==> flow/design.v (excerpt) <==
module fft16 (
    input  wire              clk,
    input  wire              rst_n,
    input  wire              start,
    input  wire signed [8:0] din_i,
    input  wire signed [8:0] din_q,
    output wire              ready,
    output wire              dout_valid,
    output wire signed [8:0] dout_i,
    output wire signed [8:0] dout_q
);
For scale: ~5900 cells after synthesis, ~41 I/O pins, ~55000 sq um of cells after synthesis.
make LEC_CHECK=0 ABC_AREA=1 CAP_MARGIN=20 CELL_PAD_IN_SITES_DETAIL_PLACEMENT=0 CORE_ASPECT_RATIO=1.04 CORE_MARGIN=2 CORE_UTILIZATION=72 GPL_ROUTABILITY_DRIVEN=1 PLACE_DENSITY_LB_ADDON=0.27 SETUP_SLACK_MARGIN=-1.27 SLEW_MARGIN=20 finish   # period 12.8 ns
run.sh (not shown) runs the stock make flow with config.mk's settings and CLKGATE_MAP_FILE=.
==> next run, changes <==
Settings changed: SETUP_SLACK_MARGIN -1.27 to 3.74.
Clock period 12.8 ns to 12.9 ns, I/O delays scaled along.
Result:
- maximum frequency climbs by 15%
- final cell count grows by 3.7%
- wire length is higher by 17%
- worst setup slack improves by 1700 ps
- register-to-register slack improved by 1700 ps
==> next run, changes <==
Settings changed: CORE_ASPECT_RATIO 1.04 to default, CORE_UTILIZATION 72 to 71, CTS_CLUSTER_DIAMETER from default to 230, CTS_CLUSTER_SIZE from default to 42, PLACE_DENSITY_LB_ADDON 0.27 to 0.09, SETUP_SLACK_MARGIN 3.74 to default.
Clock period 12.9 ns to 5.5 ns, I/O delays scaled along.
=> This time the run aborted during 5_1_grt (GRT-0232); synthesized cell count stays the same; synthesized area stays the same; die area went up by 1.4%.
==> next run, changes <==
Settings changed: ABC_AREA 1 to default, CELL_PAD_IN_SITES_DETAIL_PLACEMENT 0 to default, CORE_UTILIZATION 71 to 64, CTS_CLUSTER_DIAMETER 230 to default, CTS_CLUSTER_SIZE 42 to default, GPL_ROUTABILITY_DRIVEN 1 to default, PLACE_DENSITY_LB_ADDON 0.09 to default.
Clock period 5.5 ns to 11.1 ns, I/O delays scaled along.
Result: The changed run passed the timing, DRC and antenna checks. Die size went up by 7.4%. Synthesized cell count decreases by 18%. Synthesized area went down by 3.1%.


Starting RTL as in the previous note.
clock: 9.36 ns
lec_check: 0
abc_area: 0
cap_margin: 20
cell_pad_in_sites_detail_placement: 0
core_margin: 2
core_utilization: 65
gpl_routability_driven: 1
setup_slack_margin: -0.55
slew_margin: 20
The starting point reached the layout checks and failed them: negative setup slack.
Edit:
--- a/flow/config.mk
+++ b/flow/config.mk
@@ -8 +8 @@
-export ABC_AREA = 0
+export ABC_AREA = 1
@@ -10,0 +11 @@
+export CORE_ASPECT_RATIO = 1.04
@@ -12 +13 @@
-export CORE_UTILIZATION = 65
+export CORE_UTILIZATION = 71
@@ -13,0 +15 @@
+export PLACE_DENSITY_LB_ADDON = 0.27
==> flow/constraint.sdc (replaced) <==
create_clock -name core_clock -period 13.9 [get_ports {clk}]
set_input_delay 2.7800 -clock core_clock [delete_from_list [all_inputs] [get_ports {clk}]]
set_output_delay 2.7800 -clock core_clock [all_outputs]
set_load 0.01 [all_outputs]
The new run finished with timing, DRC and antenna clean.
Cell area goes down by 8.7%.
Count of clock-buffer cells in the layout stays the same.
Cell count came out higher by 4.5%.
Fmax falls by 17%.
Die area went down by 5.4%.
Synthesized area goes up by 3.2%.
Utilization drops by 2.7 points.
Worst setup slack is better by 2.6 ns.
Hold slack loses 0.035 ns.
Wire length went up by 0.67%.
Edit:
--- a/flow/config.mk
+++ b/flow/config.mk
@@ -11 +10,0 @@
-export CORE_ASPECT_RATIO = 1.04
@@ -13 +12,3 @@
-export CORE_UTILIZATION = 71
+export CORE_UTILIZATION = 40
+export CTS_CLUSTER_DIAMETER = 176
+export CTS_CLUSTER_SIZE = 11
@@ -15 +16 @@
-export PLACE_DENSITY_LB_ADDON = 0.27
+export PLACE_DENSITY_LB_ADDON = 0.28
@@ -17,0 +19 @@
+export TNS_END_PERCENT = 15
=> Non-clock buffer count goes up by 16. Sequential share of layout area goes down by 0.53 points. Design area goes up slightly.
Edit:
--- a/flow/config.mk
+++ b/flow/config.mk
@@ -8 +8 @@
-export ABC_AREA = 1
+export ABC_AREA = 0
@@ -10,0 +11 @@
+export CORE_ASPECT_RATIO = 1.04
@@ -12,3 +13 @@
-export CORE_UTILIZATION = 40
-export CTS_CLUSTER_DIAMETER = 176
-export CTS_CLUSTER_SIZE = 11
+export CORE_UTILIZATION = 63
@@ -16 +14,0 @@
-export PLACE_DENSITY_LB_ADDON = 0.28
@@ -19 +16,0 @@
-export TNS_END_PERCENT = 15
Outcome: The changed run ran to the end with no violations. Design area came out lower by 4.2%. Setup slack got worse by 0.52 ns.
